File: config.mk
export PLATFORM = sky130hd
export DESIGN_NAME = scr_search
export DESIGN_NICKNAME = scr_search
export VERILOG_FILES = /design/flow/design.v
export SDC_FILE = /design/flow/constraint.sdc
export NUM_CORES = 4
export LEC_CHECK = 0
export ABC_AREA = 1
export CAP_MARGIN = 15
export CORE_ASPECT_RATIO = 0.85
export CORE_MARGIN = 2
export CORE_UTILIZATION = 67
export GPL_ROUTABILITY_DRIVEN = 0
export MAX_ROUTING_LAYER = met5
export SLEW_MARGIN = 20
File: constraint.sdc
create_clock -name core_clock -period 17.3 [get_ports {clk}]
set_input_delay 3.4600 -clock core_clock [delete_from_list [all_inputs] [get_ports {clk}]]
set_output_delay 3.4600 -clock core_clock [all_outputs]
set_load 0.01 [all_outputs]
File: design.v
`timescale 1ns / 1ps
module scr_search(clk,rst,start,R_fixed,angle1,adder,error,X,Y,done
    );
wire [13:0] R_LUT[255:0];
wire [13:0] tan_LUT[255:0];
wire [3:0] adder_LUT[255:0];
wire [13:0] sind_LUT[19:0];
assign sind_LUT[0]=14'b00000001001001;
assign sind_LUT[1]=14'b00000001010000;
assign sind_LUT[2]=14'b00000001011000;
assign sind_LUT[3]=14'b00000001011111;
assign sind_LUT[4]=14'b00000001100110;
assign sind_LUT[5]=14'b00000001101110;
assign sind_LUT[6]=14'b00000001110101;
assign sind_LUT[7]=14'b00000001111100;
assign sind_LUT[8]=14'b00000010000100;
assign sind_LUT[9]=14'b00000010001011;
assign sind_LUT[10]=14'b00000010010010;
assign sind_LUT[11]=14'b00000010011010;
assign sind_LUT[12]=14'b00000010100001;
assign sind_LUT[13]=14'b00000010101000;
assign sind_LUT[14]=14'b00000010110000;
assign sind_LUT[15]=14'b00000010110111;
assign sind_LUT[16]=14'b00000010111110;
assign sind_LUT[17]=14'b00000011000110;
assign sind_LUT[18]=14'b00000011001101;
assign sind_LUT[19]=14'b00000011010100;
assign R_LUT[0]=14'b000000000000000;
assign R_LUT[1]=14'b000000010000000;
assign R_LUT[2]=14'b000000100000000;
assign R_LUT[3]=14'b000000110000000;
assign R_LUT[4]=14'b000001000000000;
assign R_LUT[5]=14'b000001010000000;
assign R_LUT[6]=14'b000001100000000;
assign R_LUT[7]=14'b000001110000000;
assign R_LUT[8]=14'b000010000000000;
assign R_LUT[9]=14'b000010010000000;
assign R_LUT[10]=14'b00010100000000;
assign R_LUT[11]=14'b00010110000000;
assign R_LUT[12]=14'b00011000000000;
assign R_LUT[13]=14'b00011010000000;
assign R_LUT[14]=14'b00011100000000;
assign R_LUT[15]=14'b00011110000000;
assign R_LUT[16]=14'b00000010000000;
assign R_LUT[17]=14'b00000010110101;
assign R_LUT[18]=14'b00000100011110;
assign R_LUT[19]=14'b00000110010100;
assign R_LUT[20]=14'b00001000001111;
assign R_LUT[21]=14'b00001010001100;
assign R_LUT[22]=14'b00001100001010;
assign R_LUT[23]=14'b00001110001001;
assign R_LUT[24]=14'b00010000000111;
assign R_LUT[25]=14'b00010010000111;
assign R_LUT[26]=14'b00010100000110;
assign R_LUT[27]=14'b00010110000101;
assign R_LUT[28]=14'b00011000000101;
assign R_LUT[29]=14'b00011010000100;
assign R_LUT[30]=14'b00011100000100;
assign R_LUT[31]=14'b00011110000100;
assign R_LUT[32]=14'b00000100000000;
assign R_LUT[33]=14'b00000100011110;
assign R_LUT[34]=14'b00000101101010;
assign R_LUT[35]=14'b00000111001101;
assign R_LUT[36]=14'b00001000111100;
assign R_LUT[37]=14'b00001010110001;
assign R_LUT[38]=14'b00001100101001;
assign R_LUT[39]=14'b00001110100011;
assign R_LUT[40]=14'b00010000011111;
assign R_LUT[41]=14'b00010010011100;
assign R_LUT[42]=14'b00010100011001;
assign R_LUT[43]=14'b00010110010111;
assign R_LUT[44]=14'b00011000010101;
assign R_LUT[45]=14'b00011010010011;
assign R_LUT[46]=14'b00011100010010;
assign R_LUT[47]=14'b00011110010000;
assign R_LUT[48]=14'b00000110000000;
assign R_LUT[49]=14'b00000110010100;
assign R_LUT[50]=14'b00000111001101;
assign R_LUT[51]=14'b00001000011111;
assign R_LUT[52]=14'b00001010000000;
assign R_LUT[53]=14'b00001011101010;
assign R_LUT[54]=14'b00001101011010;
assign R_LUT[55]=14'b00001111001110;
assign R_LUT[56]=14'b00010001000101;
assign R_LUT[57]=14'b00010010111110;
assign R_LUT[58]=14'b00010100111000;
assign R_LUT[59]=14'b00010110110011;
assign R_LUT[60]=14'b00011000101111;
assign R_LUT[61]=14'b00011010101011;
assign R_LUT[62]=14'b00011100101000;
assign R_LUT[63]=14'b00011110100110;
assign R_LUT[64]=14'b00001000000000;
assign R_LUT[65]=14'b00001000001111;
assign R_LUT[66]=14'b00001000111100;
assign R_LUT[67]=14'b00001010000000;
assign R_LUT[68]=14'b00001011010100;
assign R_LUT[69]=14'b00001100110011;
assign R_LUT[70]=14'b00001110011011;
assign R_LUT[71]=14'b00010000000111;
assign R_LUT[72]=14'b00010001111000;
assign R_LUT[73]=14'b00010011101100;
assign R_LUT[74]=14'b00010101100010;
assign R_LUT[75]=14'b00010111011010;
assign R_LUT[76]=14'b00011001010011;
assign R_LUT[77]=14'b00011011001100;
assign R_LUT[78]=14'b00011101000111;
assign R_LUT[79]=14'b00011111000011;
assign R_LUT[80]=14'b00001010000000;
assign R_LUT[81]=14'b00001010001100;
assign R_LUT[82]=14'b00001010110001;
assign R_LUT[83]=14'b00001011101010;
assign R_LUT[84]=14'b00001100110011;
assign R_LUT[85]=14'b00001110001001;
assign R_LUT[86]=14'b00001111100111;
assign R_LUT[87]=14'b00010001001101;
assign R_LUT[88]=14'b00010010110111;
assign R_LUT[89]=14'b00010100100101;
assign R_LUT[90]=14'b00010110010111;
assign R_LUT[91]=14'b00011000001010;
assign R_LUT[92]=14'b00011010000000;
assign R_LUT[93]=14'b00011011110110;
assign R_LUT[94]=14'b00011101101110;
assign R_LUT[95]=14'b00011111100111;
assign R_LUT[96]=14'b00001100000000;
assign R_LUT[97]=14'b00001100001010;
assign R_LUT[98]=14'b00001100101001;
assign R_LUT[99]=14'b00001101011010;
assign R_LUT[100]=14'b00001110011011;
assign R_LUT[101]=14'b00001111100111;
assign R_LUT[102]=14'b00010000111110;
assign R_LUT[103]=14'b00010010011100;
assign R_LUT[104]=14'b00010100000000;
assign R_LUT[105]=14'b00010101101000;
assign R_LUT[106]=14'b00010111010100;
assign R_LUT[107]=14'b00011001000011;
assign R_LUT[108]=14'b00011010110101;
assign R_LUT[109]=14'b00011100101000;
assign R_LUT[110]=14'b00011110011101;
assign R_LUT[111]=14'b00100000010011;
assign R_LUT[112]=14'b00001110000000;
assign R_LUT[113]=14'b00001110001001;
assign R_LUT[114]=14'b00001110100011;
assign R_LUT[115]=14'b00001111001110;
assign R_LUT[116]=14'b00010000000111;
assign R_LUT[117]=14'b00010001001101;
assign R_LUT[118]=14'b00010010011100;
assign R_LUT[119]=14'b00010011110011;
assign R_LUT[120]=14'b00010101010000;
assign R_LUT[121]=14'b00010110110011;
assign R_LUT[122]=14'b00011000011010;
assign R_LUT[123]=14'b00011010000100;
assign R_LUT[124]=14'b00011011110010;
assign R_LUT[125]=14'b00011101100001;
assign R_LUT[126]=14'b00011111010011;
assign R_LUT[127]=14'b00100001000110;
assign R_LUT[128]=14'b00010000000000;
assign R_LUT[129]=14'b00010000000111;
assign R_LUT[130]=14'b00010000011111;
assign R_LUT[131]=14'b00010001000101;
assign R_LUT[132]=14'b00010001111000;
assign R_LUT[133]=14'b00010010110111;
assign R_LUT[134]=14'b00010100000000;
assign R_LUT[135]=14'b00010101010000;
assign R_LUT[136]=14'b00010110101000;
assign R_LUT[137]=14'b00011000000101;
assign R_LUT[138]=14'b00011001100111;
assign R_LUT[139]=14'b00011011001100;
assign R_LUT[140]=14'b00011100110110;
assign R_LUT[141]=14'b00011110100001;
assign R_LUT[142]=14'b00100000001111;
assign R_LUT[143]=14'b00100010000000;
assign R_LUT[144]=14'b00010010000000;
assign R_LUT[145]=14'b00010010000111;
assign R_LUT[146]=14'b00010010011100;
assign R_LUT[147]=14'b00010010111110;
assign R_LUT[148]=14'b00010011101100;
assign R_LUT[149]=14'b00010100100101;
assign R_LUT[150]=14'b00010101101000;
assign R_LUT[151]=14'b00010110110011;
assign R_LUT[152]=14'b00011000000101;
assign R_LUT[153]=14'b00011001011101;
assign R_LUT[154]=14'b00011010111010;
assign R_LUT[155]=14'b00011100011011;
assign R_LUT[156]=14'b00011110000000;
assign R_LUT[157]=14'b00011111100111;
assign R_LUT[158]=14'b00100001010010;
assign R_LUT[159]=14'b00100010111111;
assign R_LUT[160]=14'b00010100000000;
assign R_LUT[161]=14'b00010100000110;
assign R_LUT[162]=14'b00010100011001;
assign R_LUT[163]=14'b00010100111000;
assign R_LUT[164]=14'b00010101100010;
assign R_LUT[165]=14'b00010110010111;
assign R_LUT[166]=14'b00010111010100;
assign R_LUT[167]=14'b00011000011010;
assign R_LUT[168]=14'b00011001100111;
assign R_LUT[169]=14'b00011010111010;
assign R_LUT[170]=14'b00011100010010;
assign R_LUT[171]=14'b00011101101110;
assign R_LUT[172]=14'b00011111001111;
assign R_LUT[173]=14'b00100000110011;
assign R_LUT[174]=14'b00100010011010;
assign R_LUT[175]=14'b00100100000011;
assign R_LUT[176]=14'b00010110000000;
assign R_LUT[177]=14'b00010110000101;
assign R_LUT[178]=14'b00010110010111;
assign R_LUT[179]=14'b00010110110011;
assign R_LUT[180]=14'b00010111011010;
assign R_LUT[181]=14'b00011000001010;
assign R_LUT[182]=14'b00011001000011;
assign R_LUT[183]=14'b00011010000100;
assign R_LUT[184]=14'b00011011001100;
assign R_LUT[185]=14'b00011100011011;
assign R_LUT[186]=14'b00011101101110;
assign R_LUT[187]=14'b00011111000111;
assign R_LUT[188]=14'b00100000100011;
assign R_LUT[189]=14'b00100010000011;
assign R_LUT[190]=14'b00100011100110;
assign R_LUT[191]=14'b00100101001100;
assign R_LUT[192]=14'b00011000000000;
assign R_LUT[193]=14'b00011000000101;
assign R_LUT[194]=14'b00011000010101;
assign R_LUT[195]=14'b00011000101111;
assign R_LUT[196]=14'b00011001010011;
assign R_LUT[197]=14'b00011010000000;
assign R_LUT[198]=14'b00011010110101;
assign R_LUT[199]=14'b00011011110010;
assign R_LUT[200]=14'b00011100110110;
assign R_LUT[201]=14'b00011110000000;
assign R_LUT[202]=14'b00011111001111;
assign R_LUT[203]=14'b00100000100011;
assign R_LUT[204]=14'b00100001111100;
assign R_LUT[205]=14'b00100011011000;
assign R_LUT[206]=14'b00100100111000;
assign R_LUT[207]=14'b00100110011010;
assign R_LUT[208]=14'b00011010000000;
assign R_LUT[209]=14'b00011010000100;
assign R_LUT[210]=14'b00011010010011;
assign R_LUT[211]=14'b00011010101011;
assign R_LUT[212]=14'b00011011001100;
assign R_LUT[213]=14'b00011011110110;
assign R_LUT[214]=14'b00011100101000;
assign R_LUT[215]=14'b00011101100001;
assign R_LUT[216]=14'b00011110100001;
assign R_LUT[217]=14'b00011111100111;
assign R_LUT[218]=14'b00100000110011;
assign R_LUT[219]=14'b00100010000011;
assign R_LUT[220]=14'b00100011011000;
assign R_LUT[221]=14'b00100100110001;
assign R_LUT[222]=14'b00100110001101;
assign R_LUT[223]=14'b00100111101100;
assign R_LUT[224]=14'b00011100000000;
assign R_LUT[225]=14'b00011100000100;
assign R_LUT[226]=14'b00011100010010;
assign R_LUT[227]=14'b00011100101000;
assign R_LUT[228]=14'b00011101000111;
assign R_LUT[229]=14'b00011101101110;
assign R_LUT[230]=14'b00011110011101;
assign R_LUT[231]=14'b00011111010011;
assign R_LUT[232]=14'b00100000001111;
assign R_LUT[233]=14'b00100001010010;
assign R_LUT[234]=14'b00100010011010;
assign R_LUT[235]=14'b00100011100110;
assign R_LUT[236]=14'b00100100111000;
assign R_LUT[237]=14'b00100110001101;
assign R_LUT[238]=14'b00100111100110;
assign R_LUT[239]=14'b00101001000010;
assign R_LUT[240]=14'b00011110000000;
assign R_LUT[241]=14'b00011110000100;
assign R_LUT[242]=14'b00011110010000;
assign R_LUT[243]=14'b00011110100110;
assign R_LUT[244]=14'b00011111000011;
assign R_LUT[245]=14'b00011111100111;
assign R_LUT[246]=14'b00100000010011;
assign R_LUT[247]=14'b00100001000110;
assign R_LUT[248]=14'b00100010000000;
assign R_LUT[249]=14'b00100010111111;
assign R_LUT[250]=14'b00100100000011;
assign R_LUT[251]=14'b00100101001100;
assign R_LUT[252]=14'b00100110011010;
assign R_LUT[253]=14'b00100111101100;
assign R_LUT[254]=14'b00101001000010;
assign R_LUT[255]=14'b00101010011011;
assign adder_LUT[0]=4'b0010;
assign adder_LUT[1]=4'b0010;
assign adder_LUT[2]=4'b0011;
assign adder_LUT[3]=4'b0010;
assign adder_LUT[4]=4'b0011;
assign adder_LUT[5]=4'b0011;
assign adder_LUT[6]=4'b0100;
assign adder_LUT[7]=4'b0010;
assign adder_LUT[8]=4'b0011;
assign adder_LUT[9]=4'b0011;
assign adder_LUT[10]=4'b0100;
assign adder_LUT[11]=4'b0011;
assign adder_LUT[12]=4'b0100;
assign adder_LUT[13]=4'b0100;
assign adder_LUT[14]=4'b0101;
assign adder_LUT[15]=4'b0010;
assign adder_LUT[16]=4'b0010;
assign adder_LUT[17]=4'b0010;
assign adder_LUT[18]=4'b0011;
assign adder_LUT[19]=4'b0010;
assign adder_LUT[20]=4'b0011;
assign adder_LUT[21]=4'b0011;
assign adder_LUT[22]=4'b0100;
assign adder_LUT[23]=4'b0010;
assign adder_LUT[24]=4'b0011;
assign adder_LUT[25]=4'b0011;
assign adder_LUT[26]=4'b0100;
assign adder_LUT[27]=4'b011;
assign adder_LUT[28]=4'b0100;
assign adder_LUT[29]=4'b0100;
assign adder_LUT[30]=4'b0101;
assign adder_LUT[31]=4'b0010;
assign adder_LUT[32]=4'b0011;
assign adder_LUT[33]=4'b0011;
assign adder_LUT[34]=4'b0100;
assign adder_LUT[35]=4'b0011;
assign adder_LUT[36]=4'b0100;
assign adder_LUT[37]=4'b0100;
assign adder_LUT[38]=4'b0101;
assign adder_LUT[39]=4'b0011;
assign adder_LUT[40]=4'b0100;
assign adder_LUT[41]=4'b0100;
assign adder_LUT[42]=4'b0101;
assign adder_LUT[43]=4'b0100;
assign adder_LUT[44]=4'b0101;
assign adder_LUT[45]=4'b0101;
assign adder_LUT[46]=4'b0110;
assign adder_LUT[47]=4'b0011;
assign adder_LUT[48]=4'b0010;
assign adder_LUT[49]=4'b0010;
assign adder_LUT[50]=4'b0011;
assign adder_LUT[51]=4'b0010;
assign adder_LUT[52]=4'b0011;
assign adder_LUT[53]=4'b0011;
assign adder_LUT[54]=4'b0100;
assign adder_LUT[55]=4'b0010;
assign adder_LUT[56]=4'b0011;
assign adder_LUT[57]=4'b0011;
assign adder_LUT[58]=4'b0100;
assign adder_LUT[59]=4'b0011;
assign adder_LUT[60]=4'b0100;
assign adder_LUT[61]=4'b0100;
assign adder_LUT[62]=4'b0101;
assign adder_LUT[63]=4'b0010;
assign adder_LUT[64]=4'b0011;
assign adder_LUT[65]=4'b0011;
assign adder_LUT[66]=4'b0100;
assign adder_LUT[67]=4'b0011;
assign adder_LUT[68]=4'b0100;
assign adder_LUT[69]=4'b0100;
assign adder_LUT[70]=4'b0101;
assign adder_LUT[71]=4'b0011;
assign adder_LUT[72]=4'b0100;
assign adder_LUT[73]=4'b0100;
assign adder_LUT[74]=4'b0101;
assign adder_LUT[75]=4'b0100;
assign adder_LUT[76]=4'b0101;
assign adder_LUT[77]=4'b0101;
assign adder_LUT[78]=4'b0110;
assign adder_LUT[79]=4'b0011;
assign adder_LUT[80]=4'b0011;
assign adder_LUT[81]=4'b0011;
assign adder_LUT[82]=4'b0100;
assign adder_LUT[83]=4'b0011;
assign adder_LUT[84]=4'b0100;
assign adder_LUT[85]=4'b0100;
assign adder_LUT[86]=4'b0101;
assign adder_LUT[87]=4'b0011;
assign adder_LUT[88]=4'b0100;
assign adder_LUT[89]=4'b0100;
assign adder_LUT[90]=4'b0101;
assign adder_LUT[91]=4'b0100;
assign adder_LUT[92]=4'b0101;
assign adder_LUT[93]=4'b0101;
assign adder_LUT[94]=4'b0110;
assign adder_LUT[95]=4'b0011;
assign adder_LUT[96]=4'b0100;
assign adder_LUT[97]=4'b0100;
assign adder_LUT[98]=4'b0101;
assign adder_LUT[99]=4'b0100;
assign adder_LUT[100]=4'b0101;
assign adder_LUT[101]=4'b0101;
assign adder_LUT[102]=4'b0110;
assign adder_LUT[103]=4'b0100;
assign adder_LUT[104]=4'b0101;
assign adder_LUT[105]=4'b0101;
assign adder_LUT[106]=4'b0110;
assign adder_LUT[107]=4'b0101;
assign adder_LUT[108]=4'b0110;
assign adder_LUT[109]=4'b0110;
assign adder_LUT[110]=4'b0111;
assign adder_LUT[111]=4'b0100;
assign adder_LUT[112]=4'b0010;
assign adder_LUT[113]=4'b0010;
assign adder_LUT[114]=4'b0011;
assign adder_LUT[115]=4'b0010;
assign adder_LUT[116]=4'b0011;
assign adder_LUT[117]=4'b0011;
assign adder_LUT[118]=4'b0100;
assign adder_LUT[119]=4'b0010;
assign adder_LUT[120]=4'b0011;
assign adder_LUT[121]=4'b0011;
assign adder_LUT[122]=4'b0100;
assign adder_LUT[123]=4'b0011;
assign adder_LUT[124]=4'b0100;
assign adder_LUT[125]=4'b0100;
assign adder_LUT[126]=4'b0101;
assign adder_LUT[127]=4'b0010;
assign adder_LUT[128]=4'b0011;
assign adder_LUT[129]=4'b0011;
assign adder_LUT[130]=4'b0100;
assign adder_LUT[131]=4'b0011;
assign adder_LUT[132]=4'b0100;
assign adder_LUT[133]=4'b0100;
assign adder_LUT[134]=4'b0101;
assign adder_LUT[135]=4'b0011;
assign adder_LUT[136]=4'b0100;
assign adder_LUT[137]=4'b0100;
assign adder_LUT[138]=4'b0101;
assign adder_LUT[139]=4'b0100;
assign adder_LUT[140]=4'b0101;
assign adder_LUT[141]=4'b0101;
assign adder_LUT[142]=4'b0110;
assign adder_LUT[143]=4'b0011;
assign adder_LUT[144]=4'b0011;
assign adder_LUT[145]=4'b0011;
assign adder_LUT[146]=4'b0100;
assign adder_LUT[147]=4'b0011;
assign adder_LUT[148]=4'b0100;
assign adder_LUT[149]=4'b0100;
assign adder_LUT[150]=4'b0101;
assign adder_LUT[151]=4'b0011;
assign adder_LUT[152]=4'b0100;
assign adder_LUT[153]=4'b0100;
assign adder_LUT[154]=4'b0101;
assign adder_LUT[155]=4'b0100;
assign adder_LUT[156]=4'b0101;
assign adder_LUT[157]=4'b0101;
assign adder_LUT[158]=4'b0110;
assign adder_LUT[159]=4'b0011;
assign adder_LUT[160]=4'b0100;
assign adder_LUT[161]=4'b0100;
assign adder_LUT[162]=4'b0101;
assign adder_LUT[163]=4'b0100;
assign adder_LUT[164]=4'b0101;
assign adder_LUT[165]=4'b0101;
assign adder_LUT[166]=4'b0110;
assign adder_LUT[167]=4'b0100;
assign adder_LUT[168]=4'b0101;
assign adder_LUT[169]=4'b0101;
assign adder_LUT[170]=4'b0110;
assign adder_LUT[171]=4'b0101;
assign adder_LUT[172]=4'b0110;
assign adder_LUT[173]=4'b0110;
assign adder_LUT[174]=4'b0111;
assign adder_LUT[175]=4'b0100;
assign adder_LUT[176]=4'b0011;
assign adder_LUT[177]=4'b0011;
assign adder_LUT[178]=4'b0100;
assign adder_LUT[179]=4'b0011;
assign adder_LUT[180]=4'b0100;
assign adder_LUT[181]=4'b0100;
assign adder_LUT[182]=4'b0101;
assign adder_LUT[183]=4'b0011;
assign adder_LUT[184]=4'b0100;
assign adder_LUT[185]=4'b0100;
assign adder_LUT[186]=4'b0101;
assign adder_LUT[187]=4'b0100;
assign adder_LUT[188]=4'b0101;
assign adder_LUT[189]=4'b0101;
assign adder_LUT[190]=4'b0110;
assign adder_LUT[191]=4'b0011;
assign adder_LUT[192]=4'b0100;
assign adder_LUT[193]=4'b0100;
assign adder_LUT[194]=4'b0101;
assign adder_LUT[195]=4'b0100;
assign adder_LUT[196]=4'b0101;
assign adder_LUT[197]=4'b0101;
assign adder_LUT[198]=4'b0110;
assign adder_LUT[199]=4'b0100;
assign adder_LUT[200]=4'b0101;
assign adder_LUT[201]=4'b0101;
assign adder_LUT[202]=4'b0110;
assign adder_LUT[203]=4'b0101;
assign adder_LUT[204]=4'b0110;
assign adder_LUT[205]=4'b0110;
assign adder_LUT[206]=4'b0111;
assign adder_LUT[207]=4'b0100;
assign adder_LUT[208]=4'b0100;
assign adder_LUT[209]=4'b0100;
assign adder_LUT[210]=4'b0101;
assign adder_LUT[211]=4'b0100;
assign adder_LUT[212]=4'b0101;
assign adder_LUT[213]=4'b0101;
assign adder_LUT[214]=4'b0110;
assign adder_LUT[215]=4'b0100;
assign adder_LUT[216]=4'b0101;
assign adder_LUT[217]=4'b0101;
assign adder_LUT[218]=4'b0110;
assign adder_LUT[219]=4'b0101;
assign adder_LUT[220]=4'b0110;
assign adder_LUT[221]=4'b0110;
assign adder_LUT[222]=4'b0111;
assign adder_LUT[223]=4'b0100;
assign adder_LUT[224]=4'b0101;
assign adder_LUT[225]=4'b0101;
assign adder_LUT[226]=4'b0110;
assign adder_LUT[227]=4'b0101;
assign adder_LUT[228]=4'b0110;
assign adder_LUT[229]=4'b0110;
assign adder_LUT[230]=4'b0111;
assign adder_LUT[231]=4'b0101;
assign adder_LUT[232]=4'b0110;
assign adder_LUT[233]=4'b0110;
assign adder_LUT[234]=4'b0111;
assign adder_LUT[235]=4'b0110;
assign adder_LUT[236]=4'b0111;
assign adder_LUT[237]=4'b0111;
assign adder_LUT[238]=4'b1000;
assign adder_LUT[239]=4'b0101;
assign adder_LUT[240]=4'b0010;
assign adder_LUT[241]=4'b0010;
assign adder_LUT[242]=4'b00011;
assign adder_LUT[243]=4'b0010;
assign adder_LUT[244]=4'b0011;
assign adder_LUT[245]=4'b0011;
assign adder_LUT[246]=4'b0100;
assign adder_LUT[247]=4'b0010;
assign adder_LUT[248]=4'b0011;
assign adder_LUT[249]=4'b0011;
assign adder_LUT[250]=4'b0100;
assign adder_LUT[251]=4'b0011;
assign adder_LUT[252]=4'b0100;
assign adder_LUT[253]=4'b0100;
assign adder_LUT[254]=4'b0101;
assign adder_LUT[255]=4'b0010;
assign tan_LUT[0]=14'b10110100000000;
assign tan_LUT[1]=14'b10110100000000;
assign tan_LUT[2]=14'b10110100000000;
assign tan_LUT[3]=14'b10110100000000;
assign tan_LUT[4]=14'b10110100000000;
assign tan_LUT[5]=14'b10110100000000;
assign tan_LUT[6]=14'b10110100000000;
assign tan_LUT[7]=14'b10110100000000;
assign tan_LUT[8]=14'b10110100000000;
assign tan_LUT[9]=14'b10110100000000;
assign tan_LUT[10]=14'b10110100000000;
assign tan_LUT[11]=14'b10110100000000;
assign tan_LUT[12]=14'b10110100000000;
assign tan_LUT[13]=14'b10110100000000;
assign tan_LUT[14]=14'b10110100000000;
assign tan_LUT[15]=14'b10110100000000;
assign tan_LUT[16]=14'b00000000000000;
assign tan_LUT[17]=14'b01011010000000;
assign tan_LUT[18]=14'b01111110110111;
assign tan_LUT[19]=14'b10001111001000;
assign tan_LUT[20]=14'b10010111111011;
assign tan_LUT[21]=14'b10011101011000;
assign tan_LUT[22]=14'b10100001000100;
assign tan_LUT[23]=14'b10100011101111;
assign tan_LUT[24]=14'b10100101110000;
assign tan_LUT[25]=14'b10100111010100;
assign tan_LUT[26]=14'b10101000100101;
assign tan_LUT[27]=14'b10101001100111;
assign tan_LUT[28]=14'b10101010011110;
assign tan_LUT[29]=14'b10101011001100;
assign tan_LUT[30]=14'b10101011110101;
assign tan_LUT[31]=14'b10101100010111;
assign tan_LUT[32]=14'b00000000000000;
assign tan_LUT[33]=14'b00110101001000;
assign tan_LUT[34]=14'b01011010000000;
assign tan_LUT[35]=14'b01110000100111;
assign tan_LUT[36]=14'b01111110110111;
assign tan_LUT[37]=14'b10001000011001;
assign tan_LUT[38]=14'b10001111001000;
assign tan_LUT[39]=14'b10010100000110;
assign tan_LUT[40]=14'b10010111111011;
assign tan_LUT[41]=14'b10011010111100;
assign tan_LUT[42]=14'b10011101011000;
assign tan_LUT[43]=14'b10011111011000;
assign tan_LUT[44]=14'b10100001000100;
assign tan_LUT[45]=14'b10100010100000;
assign tan_LUT[46]=14'b10100011101111;
assign tan_LUT[47]=14'b10100100110011;
assign tan_LUT[48]=14'b00000000000000;
assign tan_LUT[49]=14'b00100100110111;
assign tan_LUT[50]=14'b01000011011000;
assign tan_LUT[51]=14'b01011010000000;
assign tan_LUT[52]=14'b01101010010000;
assign tan_LUT[53]=14'b01110110000100;
assign tan_LUT[54]=14'b01111110110111;
assign tan_LUT[55]=14'b10000101100110;
assign tan_LUT[56]=14'b10001010111000;
assign tan_LUT[57]=14'b10001111001000;
assign tan_LUT[58]=14'b10010010100110;
assign tan_LUT[59]=14'b10010101011111;
assign tan_LUT[60]=14'b10010111111011;
assign tan_LUT[61]=14'b10011010000000;
assign tan_LUT[62]=14'b10011011110011;
assign tan_LUT[63]=14'b10011101011000;
assign tan_LUT[64]=14'b00000000000000;
assign tan_LUT[65]=14'b00011100000100;
assign tan_LUT[66]=14'b00110101001000;
assign tan_LUT[67]=14'b01001001101111;
assign tan_LUT[68]=14'b01011010000000;
assign tan_LUT[69]=14'b01100110101011;
assign tan_LUT[70]=14'b01110000100111;
assign tan_LUT[71]=14'b01111000100000;
assign tan_LUT[72]=14'b01111110110111;
assign tan_LUT[73]=14'b10000100000100;
assign tan_LUT[74]=14'b10001000011001;
assign tan_LUT[75]=14'b10001100000010;
assign tan_LUT[76]=14'b10001111001000;
assign tan_LUT[77]=14'b10010001110010;
assign tan_LUT[78]=14'b10010100000110;
assign tan_LUT[79]=14'b10010110001000;
assign tan_LUT[80]=14'b00000000000000;
assign tan_LUT[81]=14'b00010110100111;
assign tan_LUT[82]=14'b00101011100110;
assign tan_LUT[83]=14'b00111101111011;
assign tan_LUT[84]=14'b01001101010100;
assign tan_LUT[85]=14'b01011010000000;
assign tan_LUT[86]=14'b01100100011000;
assign tan_LUT[87]=14'b01101100111011;
assign tan_LUT[88]=14'b01110011111111;
assign tan_LUT[89]=14'b01111001111001;
assign tan_LUT[90]=14'b01111110110111;
assign tan_LUT[91]=14'b10000011000111;
assign tan_LUT[92]=14'b10000110110000;
assign tan_LUT[93]=14'b10001001111011;
assign tan_LUT[94]=14'b10001100101100;
assign tan_LUT[95]=14'b10001111001000;
assign tan_LUT[96]=14'b00000000000000;
assign tan_LUT[97]=14'b00010010111011;
assign tan_LUT[98]=14'b00100100110111;
assign tan_LUT[99]=14'b00110101001000;
assign tan_LUT[100]=14'b01000011011000;
assign tan_LUT[101]=14'b01001111100111;
assign tan_LUT[102]=14'b01011010000000;
assign tan_LUT[103]=14'b01100010110011;
assign tan_LUT[104]=14'b01101010010000;
assign tan_LUT[105]=14'b01110000100111;
assign tan_LUT[106]=14'b01110110000100;
assign tan_LUT[107]=14'b01111010110001;
assign tan_LUT[108]=14'b01111110110111;
assign tan_LUT[109]=14'b10000010011100;
assign tan_LUT[110]=14'b10000101100110;
assign tan_LUT[111]=14'b10001000011001;
assign tan_LUT[112]=14'b00000000000000;
assign tan_LUT[113]=14'b00010000010000;
assign tan_LUT[114]=14'b00011111111001;
assign tan_LUT[115]=14'b00101110011001;
assign tan_LUT[116]=14'b00111011011111;
assign tan_LUT[117]=14'b01000111000100;
assign tan_LUT[118]=14'b01010001001100;
assign tan_LUT[119]=14'b01011010000000;
assign tan_LUT[120]=14'b01100001101000;
assign tan_LUT[121]=14'b01101000010000;
assign tan_LUT[122]=14'b01101110000001;
assign tan_LUT[123]=14'b01110011000011;
assign tan_LUT[124]=14'b01110111011111;
assign tan_LUT[125]=14'b01111011011001;
assign tan_LUT[126]=14'b01111110110111;
assign tan_LUT[127]=14'b10000001111101;
assign tan_LUT[128]=14'b00000000000000;
assign tan_LUT[129]=14'b00001110010000;
assign tan_LUT[130]=14'b00011100000100;
assign tan_LUT[131]=14'b00101001000111;
assign tan_LUT[132]=14'b00110101001000;
assign tan_LUT[133]=14'b01000000000000;
assign tan_LUT[134]=14'b01001001101111;
assign tan_LUT[135]=14'b01010010010111;
assign tan_LUT[136]=14'b01011010000000;
assign tan_LUT[137]=14'b01100000101110;
assign tan_LUT[138]=14'b01100110101011;
assign tan_LUT[139]=14'b01101011111100;
assign tan_LUT[140]=14'b01110000100111;
assign tan_LUT[141]=14'b01110100110010;
assign tan_LUT[142]=14'b01111000100000;
assign tan_LUT[143]=14'b01111011110110;
assign tan_LUT[144]=14'b00000000000000;
assign tan_LUT[145]=14'b00001100101011;
assign tan_LUT[146]=14'b00011001000011;
assign tan_LUT[147]=14'b00100100110111;
assign tan_LUT[148]=14'b00101111111011;
assign tan_LUT[149]=14'b00111010000110;
assign tan_LUT[150]=14'b01000011011000;
assign tan_LUT[151]=14'b01001011110000;
assign tan_LUT[152]=14'b01010011010001;
assign tan_LUT[153]=14'b01011010000000;
assign tan_LUT[154]=14'b01100000000001;
assign tan_LUT[155]=14'b01100101011010;
assign tan_LUT[156]=14'b01101010010000;
assign tan_LUT[157]=14'b01101110100111;
assign tan_LUT[158]=14'b01110010100001;
assign tan_LUT[159]=14'b01110110000100;
assign tan_LUT[160]=14'b00000000000000;
assign tan_LUT[161]=14'b00001011011010;
assign tan_LUT[162]=14'b00010110100111;
assign tan_LUT[163]=14'b00100001011001;
assign tan_LUT[164]=14'b00101011100110;
assign tan_LUT[165]=14'b00110101001000;
assign tan_LUT[166]=14'b00111101111011;
assign tan_LUT[167]=14'b01000101111110;
assign tan_LUT[168]=14'b01001101010100;
assign tan_LUT[169]=14'b01010011111110;
assign tan_LUT[170]=14'b01011010000000;
assign tan_LUT[171]=14'b01011111011100;
assign tan_LUT[172]=14'b01100100011000;
assign tan_LUT[173]=14'b01101000110111;
assign tan_LUT[174]=14'b01101100111011;
assign tan_LUT[175]=14'b01110000100111;
assign tan_LUT[176]=14'b00000000000000;
assign tan_LUT[177]=14'b00001010011000;
assign tan_LUT[178]=14'b00010100100111;
assign tan_LUT[179]=14'b00011110100000;
assign tan_LUT[180]=14'b00100111111101;
assign tan_LUT[181]=14'b00110000111000;
assign tan_LUT[182]=14'b00111001001110;
assign tan_LUT[183]=14'b01000000111100;
assign tan_LUT[184]=14'b01001000000011;
assign tan_LUT[185]=14'b01001110100101;
assign tan_LUT[186]=14'b01010100100011;
assign tan_LUT[187]=14'b01011010000000;
assign tan_LUT[188]=14'b01011110111110;
assign tan_LUT[189]=14'b01100011100001;
assign tan_LUT[190]=14'b01100111101011;
assign tan_LUT[191]=14'b01101011011111;
assign tan_LUT[192]=14'b00000000000000;
assign tan_LUT[193]=14'b00001001100001;
assign tan_LUT[194]=14'b00010010111011;
assign tan_LUT[195]=14'b00011100000100;
assign tan_LUT[196]=14'b00100100110111;
assign tan_LUT[197]=14'b00101101001111;
assign tan_LUT[198]=14'b00110101001000;
assign tan_LUT[199]=14'b00111100100000;
assign tan_LUT[200]=14'b01000011011000;
assign tan_LUT[201]=14'b01001001101111;
assign tan_LUT[202]=14'b01001111100111;
assign tan_LUT[203]=14'b01010101000001;
assign tan_LUT[204]=14'b01011010000000;
assign tan_LUT[205]=14'b01011110100101;
assign tan_LUT[206]=14'b01100010110011;
assign tan_LUT[207]=14'b01100110101011;
assign tan_LUT[208]=14'b00000000000000;
assign tan_LUT[209]=14'b00001000110011;
assign tan_LUT[210]=14'b00010001011111;
assign tan_LUT[211]=14'b00011001111111;
assign tan_LUT[212]=14'b00100010001101;
assign tan_LUT[213]=14'b00101010000100;
assign tan_LUT[214]=14'b00110001100011;
assign tan_LUT[215]=14'b00111000100110;
assign tan_LUT[216]=14'b00111111001101;
assign tan_LUT[217]=14'b01000101011000;
assign tan_LUT[218]=14'b01001011001000;
assign tan_LUT[219]=14'b01010000011110;
assign tan_LUT[220]=14'b01010101011010;
assign tan_LUT[221]=14'b01011010000000;
assign tan_LUT[222]=14'b01011110001111;
assign tan_LUT[223]=14'b01100010001010;
assign tan_LUT[224]=14'b00000000000000;
assign tan_LUT[225]=14'b00001000001010;
assign tan_LUT[226]=14'b00010000010000;
assign tan_LUT[227]=14'b00011000001100;
assign tan_LUT[228]=14'b00011111111001;
assign tan_LUT[229]=14'b00100111010011;
assign tan_LUT[230]=14'b00101110011001;
assign tan_LUT[231]=14'b00110101001000;
assign tan_LUT[232]=14'b00111011011111;
assign tan_LUT[233]=14'b01000001011110;
assign tan_LUT[234]=14'b01000111000100;
assign tan_LUT[235]=14'b01001100010100;
assign tan_LUT[236]=14'b01010001001100;
assign tan_LUT[237]=14'b01010101110000;
assign tan_LUT[238]=14'b01011010000000;
assign tan_LUT[239]=14'b01011101111100;
assign tan_LUT[240]=14'b00000000000000;
assign tan_LUT[241]=14'b00000111101000;
assign tan_LUT[242]=14'b00001111001100;
assign tan_LUT[243]=14'b00010110100111;
assign tan_LUT[244]=14'b00011101110111;
assign tan_LUT[245]=14'b00100100110111;
assign tan_LUT[246]=14'b00101011100110;
assign tan_LUT[247]=14'b00110010000010;
assign tan_LUT[248]=14'b00111000001001;
assign tan_LUT[249]=14'b00111101111011;
assign tan_LUT[250]=14'b01000011011000;
assign tan_LUT[251]=14'b01001000100000;
assign tan_LUT[252]=14'b01001101010100;
assign tan_LUT[253]=14'b01010001110101;
assign tan_LUT[254]=14'b01010110000011;
assign tan_LUT[255]=14'b01011010000000;
input clk;
input rst;
input start;
input [13:0] R_fixed ;
input [13:0] angle1;
input [3:0] adder;
input [4:0] error;
output [3:0] X;
output [3:0] Y;
output done;
reg [13:0] data_outR; 
reg [13:0] data_outtan; 
reg [3:0] data_outadder; 
reg [7:0] count;
reg [9:0] globalcount;
reg [13:0] temp;
reg [3:0] X;
reg [3:0] Y;
reg [13:0] temp_tan;
reg busy;
reg done;
always@(posedge clk)
begin
	if(rst)
	begin
		busy = 1'b0;
		done = 1'b0;
	end
	else if(!busy)
	begin
		if(start)
		begin
			busy = 1'b1;
			done = 1'b0;
			count = 8'b00000000;
			globalcount = 10'b0000000000;
			temp_tan = 14'b11111111111111;
			X = 4'b0000;
			Y = 4'b0000;
		end
	end
	else if(globalcount < 764)
	begin
	globalcount=globalcount+1;
	if(globalcount==1 || globalcount==4 || globalcount==7 || globalcount==10 || globalcount==13 || globalcount==16 || globalcount==19 || globalcount==22 || globalcount==25 || globalcount==28 || globalcount==31 || globalcount==34 || globalcount==37 || globalcount==40 || globalcount==43 || globalcount==46 || globalcount==49 || globalcount==52 || globalcount==55 || globalcount==58 || globalcount==61 || globalcount==64 || globalcount==67 || globalcount==70 || globalcount==73 || globalcount==76 || globalcount==79 || globalcount==82 || globalcount==85 || globalcount==88 || globalcount==91 || globalcount==94 || globalcount==97 ||globalcount==100 || globalcount==103 || globalcount==106 || globalcount==109 || globalcount==112 || globalcount==115 || globalcount==118 || globalcount==121 || globalcount==124 || globalcount==127 || globalcount==130 || globalcount==133 || globalcount==136 || globalcount==139 || globalcount==142 || globalcount==145 || globalcount==148 || globalcount==151 || globalcount==154 || globalcount==157 || globalcount==160 || globalcount==163 || globalcount==166 || globalcount==169 || globalcount==172 || globalcount==175 || globalcount==178 || globalcount==181 || globalcount==184 || globalcount==187 || globalcount==190 || globalcount==193 || globalcount==196 || globalcount==199 || globalcount==202 || globalcount==205 || globalcount==208 || globalcount==211 || globalcount==214 || globalcount==217 || globalcount==220 || globalcount==223 || globalcount==226 || globalcount==229 || globalcount==232 || globalcount==235 || globalcount==238 || globalcount==241 || globalcount==244 || globalcount==247 || globalcount==250 || globalcount==253 || globalcount==256 || globalcount==259 || globalcount==262 || globalcount==265 || globalcount==268 || globalcount==271 || globalcount==274 || globalcount==277 || globalcount==280 || globalcount==283 || globalcount==286 || globalcount==289 || globalcount==292 || globalcount==295 || globalcount==298 || globalcount==301 || globalcount==304 || globalcount==307 || globalcount==310 || globalcount==313 || globalcount==316 || globalcount==319 || globalcount==322 || globalcount==325 || globalcount==328 || globalcount==331 || globalcount==334 || globalcount==337 || globalcount==340 || globalcount==343 || globalcount==346 || globalcount==349 || globalcount==352 || globalcount==355 || globalcount==358 || globalcount==361 || globalcount==364 || globalcount==367 || globalcount==370 || globalcount==373 || globalcount==376 || globalcount==379 || globalcount==382 || globalcount==385 || globalcount==388 || globalcount==391 || globalcount==394 || globalcount==397 || globalcount==400 || globalcount==403 || globalcount==406 || globalcount==409 || globalcount==412 || globalcount==415 || globalcount==418 || globalcount==421 || globalcount==424 || globalcount==427 || globalcount==430 || globalcount==433 || globalcount==436 || globalcount==439 || globalcount==442 || globalcount==445 || globalcount==448 || globalcount==451 || globalcount==454 || globalcount==457 || globalcount==460 || globalcount==463 ||globalcount==466 || globalcount==469 || globalcount==472 || globalcount==475 || globalcount==478 || globalcount==481 || globalcount==484 || globalcount==487 || globalcount==490 || globalcount==493 || globalcount==496 || globalcount==499 || globalcount==502 || globalcount==505 || globalcount==508 || globalcount==511 || globalcount==514 || globalcount==517 || globalcount==520 || globalcount==523 || globalcount==526 || globalcount==529 || globalcount==532 || globalcount==535 || globalcount==538 || globalcount==541 || globalcount==544 || globalcount==547 || globalcount==550 || globalcount==553 || globalcount==556 || globalcount==559 || globalcount==562 || globalcount==565 || globalcount==568 || globalcount==571 || globalcount==574 || globalcount==577 || globalcount==580 || globalcount==583 || globalcount==586 || globalcount==589 || globalcount==592 || globalcount==595 || globalcount==598 || globalcount==601 || globalcount==604 || globalcount==607 || globalcount==610 || globalcount==613 || globalcount==616 || globalcount==619 || globalcount==622 || globalcount==625 || globalcount==628 || globalcount==631 || globalcount==634 || globalcount==637 || globalcount==640 || globalcount==643 || globalcount==646 || globalcount==649 || globalcount==652 || globalcount==655 || globalcount==658 || globalcount==661 || globalcount==664 || globalcount==667 || globalcount==670 || globalcount==673 || globalcount==676 || globalcount==679 || globalcount==682 || globalcount==685 || globalcount==688 || globalcount==691 || globalcount==694 || globalcount==697 || globalcount==700 || globalcount==703 || globalcount==706 || globalcount==709 || globalcount==712 || globalcount==715 || globalcount==718 || globalcount==721 || globalcount==724 || globalcount==727 || globalcount==730 ||globalcount==733 ||globalcount==736 || globalcount==739 || globalcount==742 || globalcount==745 || globalcount==748 || globalcount==751 || globalcount==754 || globalcount==757 || globalcount==760 || globalcount==763) 
	begin
		count = count + 8'b00000001;
		data_outR = R_LUT[count];
		data_outadder = adder_LUT[count];
		data_outtan = tan_LUT[count];
		temp=(data_outtan>angle1)?(data_outtan-angle1):(angle1-data_outtan);
		if(data_outR < R_fixed  && data_outadder < adder && (temp)< sind_LUT[error])
		begin
			if ( temp < temp_tan  ) 
			begin
				  temp_tan=temp;
				  X[3:0] = count[7:4];
				  Y[3:0] = count[3:0];
			end
			end	
		end
	end
	else
	begin
		busy = 1'b0;
		done = 1'b1;
	end
end
endmodule
File: run.sh
#!/bin/bash
# the make line also repeats each setting of config.mk as NAME=value (left out here)
make -C /OpenROAD-flow-scripts/flow DESIGN_CONFIG=/design/flow/config.mk WORK_HOME=/design/flow/orfs CLKGATE_MAP_FILE= finish
==> results of run 1 <==
-- stage by stage --
stage / worst slack [ns] / power, mW / area, um^2 / hold WS, ns
floorplan: 9.99 / 0.564 / 11500 / 0.525
global placement: 8.74 / 0.706 / 12200 / 0.471
detailed placement: 8.51 / 0.727 / 12200 / 0.486
CTS: 8.79 / 0.840 / 12300 / 0.501
-- per-layer routing --
metal,GRT overflow,global-route usage [%]
met4,6,65.6
met3,2,69.2
met1,2,77.2
met2,4,90.2
met5,0,55.0
==> impl_metrics.py, run 1 <==
# Metrics from the implementation run
metrics = {
    "grt": {
        "grt_use_total_pct": 77.0,
        "grt_overflow_total": 14,
    },
    "floorplanning": {
        "num_io_pins": 49,
        "fp_util_pct": 67.9,
        "chipArea_mm2": 0.0183,
        "die-height_um": 125,
        "rows": 44,
        "die_w_um": 146,
        "core-area_mm2": 0.0170,
    },
    "clock_network": {
        "clkSinkCount": 42,
        "cts_setup_buffers": 0,
        "cts_resized": 0,
        "htreeDepth": 2,
        "cts-hold-fix-buffers": 0,
        "cts_inserted_buffers": 5,
        "clockBufferDepth": 2,
        "root_buffer": "clkbuf_16",
    },
    "placement": {
        "dp.cells": 2424,
        "dpl.hpwl_um": 46000,
        "io_buffers": 48,
    },
    "synth": {
        "synthDistinctLibCells": 55,
        "floorplan.nets": 2279,
        "synth_seq_share_pct": 10.8,
        "synth_top_area_share_pct": 21.3,
        "synth_async_sr_flop_share_pct": 0,
        "ys_cells": 2166,
        "muxShareOfSynthArea_pct": 0,
        "simple_gate_area_share_pct": 59.3,
        "synth_top_cell_by_count": "nand2_1",
        "synthCells": 2166,
        "yosysWarnings": 1,
        "xor_share_pct": 1.90,
        "synth-main-ff-cell": "edfxtp_1",
        "area_leaders": "nand2_1 (21%), nor2_1 (12%), edfxtp_1 (10%)",
        "netlist_area_mm2": 0.0115,
        "synth.cellmix.compoundShare_pct": 7.36,
        "common_cells": "nand2_1 (654), nor2_1 (356), inv_1 (308), nand3_1 (155), nand4_1 (117)",
        "synthAdderAreaFrac_pct": 8.06,
        "postSynthAreaPerCell_um2": 5.32,
        "ys.flops": 42,
        "top_area_cell": "nand2_1",
        "enable_flop_cells": 40,
        "ys_chip_area_mm2": 0.0115,
        "top_logic_kind": "simple AND/OR/NAND/NOR gates",
    },
    "run_status": {
        "status": "stopped before the end",
        "error_line": "[ERROR GRT-0116] Global routing finished with congestion. Check the congestion regions in the DRC Viewer.",
        "haltStage": "global routing",
    },
}
==> inputs of run 2 (changes only) <==
ABC_AREA = not set   (was 1)
CAP_MARGIN = 20   (was 15)
CELL_PAD_IN_SITES_DETAIL_PLACEMENT = 0   (was not set)
CELL_PAD_IN_SITES_GLOBAL_PLACEMENT = 0   (was not set)
CORE_ASPECT_RATIO = 0.72   (was 0.85)
CORE_UTILIZATION = 66   (was 67)
GPL_ROUTABILITY_DRIVEN = 1   (was 0)
GPL_TIMING_DRIVEN = 0   (was not set)
PLACE_DENSITY_LB_ADDON = 0.04   (was not set)
SETUP_SLACK_MARGIN = 0.17   (was not set)
SLEW_MARGIN = 0   (was 20)
clock period = 9.86 ns   (was 17.3 ns; I/O delays follow)
==> impl_metrics.py, run 2 <==
# Metrics from the implementation run
metrics = {
    "run_status": {
        "status": "stopped before the end",
        "haltStage": "global routing",
        "error_line": "[ERROR GRT-0116] Global routing finished with congestion. Check the congestion regions in the DRC Viewer.",
    },
    "floorplanning": {
        "fp_util_pct": 67.8,
        "num_io_pins": 49,
        "core-area_mm2": 0.0176,
        "die_w_um": 163,
        "chipArea_mm2": 0.0192,
        "rows": 41,
        "die-height_um": 118,
    },
    "grt": {
        "grt_overflow_total": 427,
        "grt_use_total_pct": 86.7,
    },
    "synth": {
        "area_leaders": "edfxtp_1 (10%), ha_1 (7.4%), a21oi_1 (5.6%)",
        "synth_seq_share_pct": 10.4,
        "top_logic_kind": "AND-OR/OR-AND gates",
        "synth_top_cell_by_count": "nor2_1",
        "xor_share_pct": 2.82,
        "simple_gate_area_share_pct": 33.6,
        "synth-main-ff-cell": "edfxtp_1",
        "ys_cells": 1792,
        "muxShareOfSynthArea_pct": 1.91,
        "synthCells": 1792,
        "ys_chip_area_mm2": 0.0120,
        "floorplan.nets": 1905,
        "synth_async_sr_flop_share_pct": 0,
        "ys.flops": 42,
        "synthDistinctLibCells": 100,
        "enable_flop_cells": 40,
        "synthAdderAreaFrac_pct": 7.76,
        "yosysWarnings": 1,
        "synth.cellmix.compoundShare_pct": 35.5,
        "postSynthAreaPerCell_um2": 6.68,
        "netlist_area_mm2": 0.0120,
        "top_area_cell": "edfxtp_1",
        "synth_top_area_share_pct": 10.0,
        "common_cells": "nor2_1 (161), nand2_1 (159), a21oi_1 (135), o21ai_0 (102), clkbuf_1 (96)",
    },
    "placement": {
        "placed_area_mm2": 0.0128,
        "dpl.hpwl_um": 51200,
        "io_buffers": 45,
        "gp_congestion": 1.75,
        "dp_slack_ns": -0.994,
    },
    "clock_network": {
        "cts-hold-fix-buffers": 0,
        "root_buffer": "clkbuf_16",
        "htreeDepth": 2,
        "clockBufferDepth": 2,
        "clkSinkCount": 42,
        "cts_inserted_buffers": 5,
    },
}
-- run 2: repair_timing --
action	in CTS
setup buffers	8
setup endpoints to repair	22
gates resized	64
pin swaps	6
-- run 2: routing by layer --
layer,track usage [%],GRT overflow
met1,88.3,77
met3,83.3,103
met4,74.9,86
met5,71.1,17
met2,94.4,144
-- run 2: metrics by stage --
stage	setup TNS, ns	hold slack, ns	std cells
4_1_cts	0	0.503	2091
3_5_place_dp	-21.32	0.495	2075
3_3_place_gp	-65.23	0.484	2073
2_1_floorplan	0	0.515	1792
==> inputs of run 3 (changes only) <==
CELL_PAD_IN_SITES_DETAIL_PLACEMENT = not set   (was 0)
CELL_PAD_IN_SITES_GLOBAL_PLACEMENT = not set   (was 0)
CORE_ASPECT_RATIO = not set   (was 0.72)
CORE_UTILIZATION = 50   (was 66)
GPL_ROUTABILITY_DRIVEN = not set   (was 1)
GPL_TIMING_DRIVEN = not set   (was 0)
MAX_ROUTING_LAYER = not set   (was met5)
PLACE_DENSITY = 0.45   (was not set)
PLACE_DENSITY_LB_ADDON = not set   (was 0.04)
SETUP_SLACK_MARGIN = 3.51   (was 0.17)
SLEW_MARGIN = 20   (was 0)
clock period = 12.0 ns   (was 9.86 ns; I/O delays follow)
==> impl_metrics.py, run 3 <==
# Metrics from the implementation run
metrics = {
    "clock_network": {
        "htreeDepth": 2,
        "root_buffer": "clkbuf_16",
        "clockBufferDepth": 2,
        "clkSinkCount": 42,
        "cts_inserted_buffers": 5,
    },
    "synth": {
        "synth.cellmix.compoundShare_pct": 35.5,
        "common_cells": "nor2_1 (161), nand2_1 (159), a21oi_1 (135), o21ai_0 (102), clkbuf_1 (96)",
        "ys_chip_area_mm2": 0.0120,
        "synth_async_sr_flop_share_pct": 0,
        "top_logic_kind": "AND-OR/OR-AND gates",
        "simple_gate_area_share_pct": 33.6,
        "synthDistinctLibCells": 100,
        "synthCells": 1792,
        "synthAdderAreaFrac_pct": 7.76,
        "enable_flop_cells": 40,
        "postSynthAreaPerCell_um2": 6.68,
        "area_leaders": "edfxtp_1 (10%), ha_1 (7.4%), a21oi_1 (5.6%)",
        "netlist_area_mm2": 0.0120,
        "top_area_cell": "edfxtp_1",
        "synth_seq_share_pct": 10.4,
        "xor_share_pct": 2.82,
        "floorplan.nets": 1905,
        "yosysWarnings": 1,
        "ys_cells": 1792,
        "ys.flops": 42,
        "synth-main-ff-cell": "edfxtp_1",
        "synth_top_cell_by_count": "nor2_1",
        "muxShareOfSynthArea_pct": 1.91,
        "synth_top_area_share_pct": 10.0,
    },
    "floorplanning": {
        "die_w_um": 159,
        "num_io_pins": 49,
        "core-area_mm2": 0.0235,
        "chipArea_mm2": 0.0252,
        "die-height_um": 159,
        "fp_util_pct": 51.0,
        "rows": 56,
    },
    "grt": {
        "grt_use_total_pct": 86.9,
        "grt_overflow_total": 670,
    },
    "run_status": {
        "haltStage": "global routing",
        "error_line": "[ERROR GRT-0232] Routing congestion too high. Check the congestion heatmap in the GUI.",
        "status": "stopped before the end",
    },
    "placement": {
        "io_buffers": 48,
        "gp_congestion": 1.25,
        "dpl.hpwl_um": 53300,
    },
}
[run 3: per-layer routing]
metal | global-route usage (%) | GRT overflow
met1 | 86.1 | 64
met2 | 101 | 336
met3 | 74.2 | 53
met4 | 86.2 | 208
met5 | 51.4 | 9
[run 3: repair_timing]
item | in CTS
hold buffers | 0
buffers inserted | 76
setup endpoints to repair | 33
cloned | 1
pin swaps | 34
resized | 160
[run 3: through the flow]
stage                     cells  hold slack (ns)  utilization [%]  instance area [um^2]  worst slack (ns)
after global placement     2072            0.486             54.5                 12800             0.957
after CTS                  2157            0.513             61.0                 14300              3.51
after detailed placement   2072            0.504             54.5                 12800             0.701
after floorplan            1792            0.515                -                 12000              3.52
==> inputs of run 4 (changes only) <==
ABC_AREA = 1   (was not set)
CAP_MARGIN = 5   (was 20)
CORE_ASPECT_RATIO = 0.92   (was not set)
CORE_UTILIZATION = 52   (was 50)
CTS_CLUSTER_DIAMETER = 91   (was not set)
GPL_ROUTABILITY_DRIVEN = 0   (was not set)
GPL_TIMING_DRIVEN = 0   (was not set)
MIN_ROUTING_LAYER = met2   (was not set)
SETUP_SLACK_MARGIN = not set   (was 3.51)
SLEW_MARGIN = 40   (was 20)
TNS_END_PERCENT = 15   (was not set)
clock period = 11.1 ns   (was 12.0 ns; I/O delays follow)
==> impl_metrics.py, run 4 <==
# Metrics from the implementation run
metrics = {
    "synth": {
        "synthAdderAreaFrac_pct": 8.06,
        "common_cells": "nand2_1 (654), nor2_1 (356), inv_1 (308), nand3_1 (155), nand4_1 (117)",
        "postSynthAreaPerCell_um2": 5.32,
        "ys.flops": 42,
        "simple_gate_area_share_pct": 59.3,
        "synth-main-ff-cell": "edfxtp_1",
        "synthDistinctLibCells": 55,
        "area_leaders": "nand2_1 (21%), nor2_1 (12%), edfxtp_1 (10%)",
        "ys_cells": 2166,
        "enable_flop_cells": 40,
        "netlist_area_mm2": 0.0115,
        "synthCells": 2166,
        "floorplan.nets": 2279,
        "muxShareOfSynthArea_pct": 0,
        "synth_async_sr_flop_share_pct": 0,
        "synth_seq_share_pct": 10.8,
        "xor_share_pct": 1.90,
        "top_logic_kind": "simple AND/OR/NAND/NOR gates",
        "ys_chip_area_mm2": 0.0115,
        "synth_top_area_share_pct": 21.3,
        "top_area_cell": "nand2_1",
        "synth_top_cell_by_count": "nand2_1",
        "yosysWarnings": 1,
        "synth.cellmix.compoundShare_pct": 7.36,
    },
    "floorplanning": {
        "fp_util_pct": 52.7,
        "num_io_pins": 49,
        "core-area_mm2": 0.0219,
        "die_w_um": 159,
        "rows": 52,
        "die-height_um": 147,
        "chipArea_mm2": 0.0234,
    },
    "clock_network": {
        "root_buffer": "clkbuf_16",
        "cts_resized": 0,
        "cts_setup_buffers": 0,
        "htreeDepth": 2,
        "cts_inserted_buffers": 5,
        "clkSinkCount": 42,
        "cts-hold-fix-buffers": 0,
        "clockBufferDepth": 2,
    },
    "placement": {
        "dpl.hpwl_um": 50100,
        "io_buffers": 47,
        "placed_area_mm2": 0.0124,
    },
    "run_status": {
        "haltStage": "global routing",
        "status": "stopped before the end",
        "error_line": "[ERROR GRT-0116] Global routing finished with congestion. Check the congestion regions in the DRC Viewer.",
    },
    "grt": {
        "grt_overflow_total": 1372,
        "grt_use_total_pct": 90.0,
    },
}
-- run 4: routing by layer --
metal / track usage (%) / overflow
met5: 78.7 / 76
met3: 112 / 935
met4: 69.3 / 154
met2: 84.5 / 207
met1: - / -
-- run 4: per-stage QoR --
stage | utilization (%) | std cells | setup slack (ns)
2_1_floorplan | - | 2166 | 4.75
3_3_place_gp | 56.5 | 2510 | 2.65
3_5_place_dp | 56.6 | 2510 | 2.92
4_1_cts | 57.3 | 2518 | 2.88
==> inputs of run 5 (changes only) <==
ABC_AREA = not set   (was 1)
CAP_MARGIN = 20   (was 5)
CORE_ASPECT_RATIO = not set   (was 0.92)
CORE_UTILIZATION = 40   (was 52)
CTS_CLUSTER_DIAMETER = not set   (was 91)
GPL_ROUTABILITY_DRIVEN = not set   (was 0)
GPL_TIMING_DRIVEN = not set   (was 0)
MIN_ROUTING_LAYER = not set   (was met2)
SETUP_SLACK_MARGIN = -0.78   (was not set)
SLEW_MARGIN = 20   (was 40)
TNS_END_PERCENT = not set   (was 15)
clock period = 7.94 ns   (was 11.1 ns; I/O delays follow)
==> impl_metrics.py, run 5 <==
# Auto-generated metrics
metrics = {
    "placement": {
        "dpl.hpwl_um": 67200,
        "dp.cells": 2695,
        "placed_area_mm2": 0.0171,
        "io_buffers": 48,
        "gp_congestion": 1.23,
    },
    "sta": {
        "skew_ns": 0.0140,
        "setup_viol_count_final": 22,
        "period_needed_ns": 8.75,
        "maxSlewHeadroom_pct": 14.6,
        "hold_viol": 0,
        "rsz0062_at_grt": "yes",
        "finalCritPeriodShare_pct": 110,
        "slew_violations": 0,
        "clock.fmax_ghz": 0.114,
        "worst_slack_ns": -0.805,
        "tightest_slew_ns": 1.27,
    },
    "power_and_ir_drop": {
        "p_sw_share_pct": 50.4,
        "combPwrFrac_pct": 84.9,
        "leakagePower_nw": 8.16,
        "power_leader": "combinational cells",
        "seqPwrFrac_pct": 8.5,
        "clockPowerShare_pct": 6.6,
        "comb_cell_power_mw": 3.01,
        "pg_clk_mw": 0.235,
        "seq_cell_power_mw": 0.300,
        "p_int_mw": 1.76,
        "switchingPower_mw": 1.79,
        "p_per_area_mw_per_mm2": 193,
        "peakVddDrop_v": 0.000156,
    },
    "detailed_routing": {
        "num_vias": 20700,
        "ant_nets": 0,
        "wire_per_inst_um": 33.1,
        "wl_met1_um": 30700,
        "drc": 0,
        "dr.max_layer_used": "met5",
        "drt_pass1_iterations": 13,
        "wl_met3_um": 16400,
        "wl_um": 90700,
        "drtIter0Drc": 4471,
        "route.met2.wl_um": 33800,
        "vias_per_cell": 7.54,
    },
    "worst_setup_path": {
        "endpoint_kind": "register",
        "start_kind": "register",
        "cp_max_fo": 11,
        "worstSetupPathType": "reg2reg",
        "critPathArrivalTime_ns": 8.77,
        "timing.rr.start": "count[1]$_SDFFCE_PN0P_",
        "r2r_slack_ns": -0.81,
        "crit_slowest_cell": "or4b_4",
        "cp-endpoint": "temp_tan[13]$_SDFFCE_PN1P_",
        "cp_data_required_time_ns": 7.97,
        "setup.worst_path.start": "count[1]$_SDFFCE_PN0P_",
        "timing.critical_path.buf_inv": 7,
        "cp.depth": 36,
        "critPathMaxStageDelay_ns": 0.62,
        "r2r-end": "temp_tan[13]$_SDFFCE_PN1P_",
        "path_common_cell": "buf_4",
        "cpLargestDelayFamily": "AND-OR/OR-AND gates",
        "rr_worst_depth": 36,
    },
    "synth": {
        "area_leaders": "edfxtp_1 (10%), ha_1 (7.4%), a21oi_1 (5.6%)",
        "synth.cellmix.compoundShare_pct": 35.5,
        "synth_top_area_share_pct": 10.0,
        "postSynthAreaPerCell_um2": 6.68,
        "common_cells": "nor2_1 (161), nand2_1 (159), a21oi_1 (135), o21ai_0 (102), clkbuf_1 (96)",
        "synth_async_sr_flop_share_pct": 0,
        "synth_top_cell_by_count": "nor2_1",
        "muxShareOfSynthArea_pct": 1.91,
        "floorplan.nets": 1905,
        "top_area_cell": "edfxtp_1",
        "yosysWarnings": 1,
        "synthAdderAreaFrac_pct": 7.76,
        "ys_chip_area_mm2": 0.0120,
        "synth_seq_share_pct": 10.4,
        "synthDistinctLibCells": 100,
        "top_logic_kind": "AND-OR/OR-AND gates",
        "ys_cells": 1792,
        "enable_flop_cells": 40,
        "ys.flops": 42,
        "synthCells": 1792,
        "xor_share_pct": 2.82,
        "synth-main-ff-cell": "edfxtp_1",
        "simple_gate_area_share_pct": 33.6,
        "netlist_area_mm2": 0.0120,
    },
    "clock_network": {
        "cts_inserted_buffers": 5,
        "cts_tree": "done",
        "root_buffer": "clkbuf_16",
        "clkSinkCount": 42,
        "clock_latency_ns": 0.32,
        "htreeDepth": 2,
        "path_clk_slew_ns": 0.08,
        "clockBufferDepth": 2,
    },
    "grt": {
        "grt_use_total_pct": 55.6,
        "grt_pass1_vias": 18900,
        "grt_start_max_net_pins": 22,
        "grt_pass1_wl_um": 126000,
        "grt_overflow_total": 0,
        "antenna_found_initial": 8,
    },
    "floorplanning": {
        "fp_util_pct": 40.5,
        "chipArea_mm2": 0.0313,
        "die_w_um": 177,
        "num_io_pins": 49,
        "die-height_um": 177,
        "core-area_mm2": 0.0296,
        "rows": 63,
    },
    "hold_path": {
        "worst_hold_path_type": "reg2reg",
        "hold_depth": 2,
        "hold_start": "done$_SDFFE_PP0P_",
        "holdPathEnd": "done$_SDFFE_PP0P_",
    },
    "cells_and_area": {
        "fillers": 2692,
        "layoutNonFillerInstCount": 2742,
        "fin_util_pct": 62.2,
        "stdcell_area_mm2": 0.0184,
        "area_growth_pct": 53.5,
        "final_net_count": 2457,
    },
    "flow_run": {
        "drv_cap": 0,
        "warnings": 50,
    },
    "run_status": {
        "violatedChecks": "negative setup slack",
        "status": "failed layout checks",
    },
}
## run 5: metal layers
metal / vias up / global-route usage (%)
met1: 9438 / 64.6
met4: 6 / 38.3
met2: 2288 / 76.2
met5: - / 3.53
met3: 868 / 31.5
li1: 8061 / -
## run 5: through the flow
stage / hold WS [ns] / setup slack (ns) / TNS (ns) / total power [mW]
floorplan: 0.515 / -0.543 / -11.95 / 1.75
global placement: 0.484 / -0.942 / -20.57 / 2.95
detailed placement: 0.505 / -1.13 / -24.73 / 3.00
CTS: 0.516 / -0.777 / -16.90 / 3.26
global route: 0.551 / -1.12 / -24.43 / 3.71
finish: 0.513 / -0.805 / -17.02 / 3.55
## run 5: layout make-up
| class | instances | area [um^2] | area share, % |
|---|---|---|---|
| Timing Repair Buffer | 709 | 5610 | 30.5 |
| Multi-Input combinational cell | 1516 | 10600 | 57.7 |
| Clock buffer | 5 | 125 | 0.681 |
| Tap cell | 390 | 488 | 2.66 |
| Sequential cell | 42 | 1240 | 6.76 |
| Antenna cell | 7 | 17.5 | 0.0953 |
| Inverter | 70 | 263 | 1.43 |
| Clock inverter | 3 | 25.0 | 0.136 |
## run 5: repair_timing
| action | CTS | global route |
|---|---|---|
| pin swaps | 5 | 17 |
| endpoints found under the setup margin | 22 | 22 |
| hold buffers | 0 | 0 |
| gates resized | 15 | 163 |
| buffers inserted | 4 | 35 |
| cloned | 0 | 1 |
==> inputs of run 6 (changes only) <==
ABC_AREA = 1   (was not set)
CELL_PAD_IN_SITES_GLOBAL_PLACEMENT = 1   (was not set)
CORE_UTILIZATION = 41   (was 40)
CTS_CLUSTER_DIAMETER = 282   (was not set)
CTS_CLUSTER_SIZE = 98   (was not set)
PLACE_DENSITY = not set   (was 0.45)
PLACE_DENSITY_LB_ADDON = 0.3   (was not set)
SETUP_SLACK_MARGIN = 2.88   (was -0.78)
TNS_END_PERCENT = 10   (was not set)
clock period = 12.0 ns   (was 7.94 ns; I/O delays follow)
==> impl_metrics.py, run 6 <==
# Auto-generated metrics
metrics = {
    "detailed_routing": {
        "ant_nets": 0,
        "vias_per_cell": 6.70,
        "wire_per_inst_um": 28.9,
        "drtIter0Drc": 3911,
        "num_vias": 17300,
        "drc": 0,
        "wl_um": 74600,
        "drt_pass1_iterations": 14,
    },
    "placement": {
        "gp_congestion": 1.27,
        "dpl.hpwl_um": 57800,
        "io_buffers": 48,
    },
    "synth": {
        "synthDistinctLibCells": 55,
        "synth_async_sr_flop_share_pct": 0,
        "synthCells": 2166,
        "enable_flop_cells": 40,
        "simple_gate_area_share_pct": 59.3,
        "synth-main-ff-cell": "edfxtp_1",
        "yosysWarnings": 1,
        "top_logic_kind": "simple AND/OR/NAND/NOR gates",
        "area_leaders": "nand2_1 (21%), nor2_1 (12%), edfxtp_1 (10%)",
        "ys_cells": 2166,
        "synth.cellmix.compoundShare_pct": 7.36,
        "xor_share_pct": 1.90,
        "synth_seq_share_pct": 10.8,
        "synthAdderAreaFrac_pct": 8.06,
        "ys.flops": 42,
        "postSynthAreaPerCell_um2": 5.32,
        "synth_top_cell_by_count": "nand2_1",
        "common_cells": "nand2_1 (654), nor2_1 (356), inv_1 (308), nand3_1 (155), nand4_1 (117)",
        "muxShareOfSynthArea_pct": 0,
        "ys_chip_area_mm2": 0.0115,
        "netlist_area_mm2": 0.0115,
    },
    "worst_setup_path": {
        "cp.depth": 39,
        "crit_slowest_cell": "nor3_1",
        "endpoint_kind": "register",
        "cpLargestDelayFamily": "simple AND/OR/NAND/NOR gates",
        "timing.critical_path.buf_inv": 8,
        "cp-endpoint": "X[3]$_SDFFCE_PN0P_",
        "r2r_slack_ns": 3.46,
        "critPathMaxStageDelay_ns": 0.55,
        "timing.rr.start": "count[0]$_SDFFCE_PN0P_",
        "rr_worst_depth": 39,
        "setup.worst_path.start": "count[0]$_SDFFCE_PN0P_",
        "cp_data_required_time_ns": 11.92,
        "r2r-end": "X[3]$_SDFFCE_PN0P_",
        "worstSetupPathType": "reg2reg",
        "path_common_cell": "nand2_1",
        "start_kind": "register",
    },
    "floorplanning": {
        "core-area_mm2": 0.0277,
        "die-height_um": 172,
        "chipArea_mm2": 0.0294,
        "num_io_pins": 49,
        "rows": 61,
        "die_w_um": 172,
    },
    "power_and_ir_drop": {
        "p_total_mw": 1.25,
        "pg_clk_mw": 0.151,
        "power_leader": "combinational cells",
        "seq_cell_power_mw": 0.189,
        "p_sw_share_pct": 53.8,
        "clockPowerShare_pct": 12.1,
        "seqPwrFrac_pct": 15.0,
        "combPwrFrac_pct": 72.9,
        "switchingPower_mw": 0.675,
        "comb_cell_power_mw": 0.914,
        "leakagePower_nw": 7.98,
        "p_per_area_mw_per_mm2": 99.9,
    },
    "sta": {
        "hold_slack_ns": 0.493,
        "clock.fmax_ghz": 0.117,
        "hold_viol": 0,
        "tightest_slew_ns": 1.23,
        "period_needed_ns": 8.54,
        "slew_violations": 0,
        "finalCritPeriodShare_pct": 71.2,
        "rsz0062_at_grt": "no",
        "maxSlewHeadroom_pct": 18.0,
        "setup-tns-final_ns": 0,
        "skew_ns": 0.00771,
        "setup_viol_count_final": 0,
    },
    "hold_path": {
        "hold_depth": 2,
        "worst_hold_path_type": "reg2reg",
        "holdPathEnd": "done$_SDFFE_PP0P_",
        "hold_start": "done$_SDFFE_PP0P_",
    },
    "grt": {
        "grt_start_max_net_pins": 23,
        "grt_use_total_pct": 50.0,
        "grt_pass1_vias": 15800,
        "grt_pass1_wl_um": 105000,
        "grt_overflow_total": 0,
        "antenna_found_initial": 2,
    },
    "clock_network": {
        "path_clk_slew_ns": 0.06,
        "root_buffer": "clkbuf_16",
        "cts_tree": "done",
        "clock_latency_ns": 0.28,
        "cts_inserted_buffers": 5,
        "htreeDepth": 2,
        "clkSinkCount": 42,
    },
    "cells_and_area": {
        "fillers": 3167,
        "area_growth_pct": 9.01,
        "final_net_count": 2315,
        "regArea_mm2": 0.00124,
    },
    "run_status": {
        "status": "finished clean",
    },
    "flow_run": {
        "drv_cap": 0,
        "warnings": 47,
    },
}
run 6: timing repair:
| action | 4_1_cts | 5_1_grt |
|---|---|---|
| resized | 0 | 3 |
| buffers inserted | 0 | 0 |
| endpoints found under the setup margin | 0 | 22 |
run 6: stage by stage:
| stage | utilization [%] | cell area [um^2] | std cells | setup slack (ns) |
|---|---|---|---|---|
| 6_report | 45.3 | 12600 | 2583 | 3.46 |
| 4_1_cts | 45.2 | 12500 | 2581 | 3.32 |
| 5_1_grt | 45.3 | 12500 | 2582 | 2.92 |
| 2_1_floorplan | - | 11500 | 2166 | 5.65 |
| 3_5_place_dp | 44.6 | 12400 | 2573 | 3.34 |
| 3_3_place_gp | 44.6 | 12400 | 2573 | 3.66 |
run 6: cell type report:
class	count	area share, %
repair buffers	68	5.02
diodes	2	0.0399
flip-flops and latches	42	9.89
clock buffers	5	0.997
well taps	378	3.77
clock inverters	3	0.319
inverters	319	9.54
multi-input cells	1766	70.4
run 6: per-layer routing:
metal,vias up,routed length [um],GRT usage [%]
met5,-,222,1.74
met4,10,8310,37.7
met3,659,13500,29.3
met2,1861,26800,67.3
met1,7558,25700,57.2
li1,7209,-,-
Power is estimated from default activity; no workload was simulated.
